## run 1
Design Convolution2D, start of the top module:
module Convolution2D(clk, rst, en_conv2d, base_result_addr, pix_base_addr, kernel_base_addr,
							in_pix, completed, pix_done, addrA, addrB, out_pix, kernel_weight
							);
Size: ~2000 cells after synthesis, about 170 flip-flops, ~140 I/O pins, about 18000 um^2 of cells after synthesis.
make LEC_CHECK=0 CAP_MARGIN=5 CELL_PAD_IN_SITES_DETAIL_PLACEMENT=2 CELL_PAD_IN_SITES_GLOBAL_PLACEMENT=1 CORE_ASPECT_RATIO=0.98 CORE_MARGIN=10 CORE_UTILIZATION=35 CTS_CLUSTER_DIAMETER=47 CTS_CLUSTER_SIZE=50 GPL_ROUTABILITY_DRIVEN=1 GPL_TIMING_DRIVEN=0 HOLD_SLACK_MARGIN=0.2 MIN_ROUTING_LAYER=met2 SETUP_SLACK_MARGIN=1.66 SLEW_MARGIN=40 finish   # period 11.1 ns
run.sh (not shown) runs the stock make flow with config.mk's settings and CLKGATE_MAP_FILE=.
[inputs] run 2 vs run 1
Settings: CORE_MARGIN: 10 -> 2; CTS_CLUSTER_SIZE: 50 -> unset; CELL_PAD_IN_SITES_GLOBAL_PLACEMENT: 1 -> unset; GPL_ROUTABILITY_DRIVEN: 1 -> unset; HOLD_SLACK_MARGIN: 0.2 -> unset; SETUP_SLACK_MARGIN: 1.66 -> unset; CORE_ASPECT_RATIO: 0.98 -> unset; CORE_UTILIZATION: 35 -> 40; MIN_ROUTING_LAYER: met2 -> unset; CELL_PAD_IN_SITES_DETAIL_PLACEMENT: 2 -> unset; SLEW_MARGIN: 40 -> 20; GPL_TIMING_DRIVEN: 0 -> unset; CTS_CLUSTER_DIAMETER: 47 -> unset; CAP_MARGIN: 5 -> 20; the clock period (ns, I/O delays scaled along): 11.1 -> 10.0.
==> results <==
Run 1 → run 2: count of TritonRoute iterations in the first routing pass fell 1, total area of multi-input combinational cells about even, final-layout fill cell count fell 1263. When run 2 is set beside run 1, its floorplan row count turns out to be 4 smaller. For run 1, the cell at the slowest stage of the critical path was sky130_fd_sc_hd__clkdlybuf4s50_1, unlike run 2, where it was sky130_fd_sc_hd__fa_1. The run with more setup slack is run 1; run 2 has less.
## Diff of input files: run 3 against run 2
Settings: changing SLEW_MARGIN from 20 to 0; setting PLACE_DENSITY_LB_ADDON to 0.2 for the first time; changing CAP_MARGIN from 20 to 10; setting CTS_CLUSTER_SIZE to 98 for the first time; changing CORE_UTILIZATION from 40 to 46; setting TNS_END_PERCENT to 30 for the first time; setting ABC_AREA to 1 for the first time; setting CTS_CLUSTER_DIAMETER to 149 for the first time.
[summary]
- Run 3 vs run 2 — multi-input logic cell count rose 256.
- Register-to-register slack is lower on run 2
- Run 3 against run 2; post-layout instance area is up by a few percent.
- Higher post-synthesis share of cell area spent on full adders, half adders and majority gates was reported by run 2, not run 3.
- Looking at wire length of the first global-routing pass across run 3 and run 2, the one that comes out lower is run 2.
Input-level comparison between run 4 and run 3:
Settings: SETUP_SLACK_MARGIN newly set to 0.29; ABC_AREA removed (was 1); CTS_CLUSTER_DIAMETER changed from 149 to 203; CAP_MARGIN changed from 10 to 20; SLEW_MARGIN changed from 0 to 20; CORE_ASPECT_RATIO newly set to 0.5.
==> comparison <==
No stage failed in run 4, and the final checks on the layout all came back clean. Run 4: worst setup slack for register-to-register paths 0.52 ns below run 3. Going from run 3 to run 4, utilization climbed 0.75 points; clock-buffer cell count lost 1. When run 4 is measured against run 3, its final hold slack turns out 0.0050 ns lower. Number of non-clock buffers in the layout delta for run 4 relative to run 3: about 0.7% higher. Between run 3 and run 4, the difference in cell resize tally after clock tree synthesis is negligible.

========
Convolution2D again, from the RTL that the note above started with.
==> flow/config.mk <==
export PLATFORM = sky130hd
export DESIGN_NAME = Convolution2D
export DESIGN_NICKNAME = Convolution2D
export VERILOG_FILES = /design/flow/design.v
export SDC_FILE = /design/flow/constraint.sdc
export NUM_CORES = 4
export LEC_CHECK = 0
export CAP_MARGIN = 20
export CELL_PAD_IN_SITES_GLOBAL_PLACEMENT = 0
export CORE_MARGIN = 2
export CORE_UTILIZATION = 40
export CTS_CLUSTER_DIAMETER = 154
export CTS_CLUSTER_SIZE = 100
export HOLD_SLACK_MARGIN = -0.08
export SLEW_MARGIN = 20
==> flow/constraint.sdc <==
create_clock -name core_clock -period 10.0 [get_ports {clk}]
set_input_delay 2.0000 -clock core_clock [delete_from_list [all_inputs] [get_ports {clk}]]
set_output_delay 2.0000 -clock core_clock [all_outputs]
set_load 0.01 [all_outputs]
Then changed:
- CORE_ASPECT_RATIO: not set -> 0.5
- CORE_MARGIN: 2 -> 7
- CORE_UTILIZATION: 40 -> 72
- SETUP_SLACK_MARGIN: not set -> -0.54
Effect:
- count of clock-buffer cells in the layout rises by 4
- setup slack got worse by 0.19 ns
- hold slack stays flat
- fmax falls by a few percent
- die size went down by well over a third
- cell count drops by roughly a tenth
- design area decreases slightly
- global-route usage climbs by 9.3 points
- utilization increases by 38 points
Then changed:
- CELL_PAD_IN_SITES_GLOBAL_PLACEMENT: 0 -> 2
- CORE_ASPECT_RATIO: 0.5 -> not set
- CORE_MARGIN: 7 -> 2
- CORE_UTILIZATION: 72 -> 40
- CTS_CLUSTER_DIAMETER: 154 -> 384
- CTS_CLUSTER_SIZE: 100 -> 32
- SETUP_SLACK_MARGIN: -0.54 -> not set
Wire length grows by roughly a tenth.
Die size came out higher by well over a third.
Flip-flop count does not change.
Non-clock buffer count goes up by 5.
Utilization is lower by 38 points.
Count of clock-buffer cells in the layout fell by 4.
Then changed:
- CELL_PAD_IN_SITES_GLOBAL_PLACEMENT: 2 -> 0
- CORE_ASPECT_RATIO: not set -> 0.5
- CORE_UTILIZATION: 40 -> 66
- CTS_CLUSTER_DIAMETER: 384 -> 154
- CTS_CLUSTER_SIZE: 32 -> 100
- HOLD_SLACK_MARGIN: -0.08 -> 0.26
What happened: Critical path depth does not change; cell count falls by roughly a tenth; sequential share of layout area rises by 0.34 points.
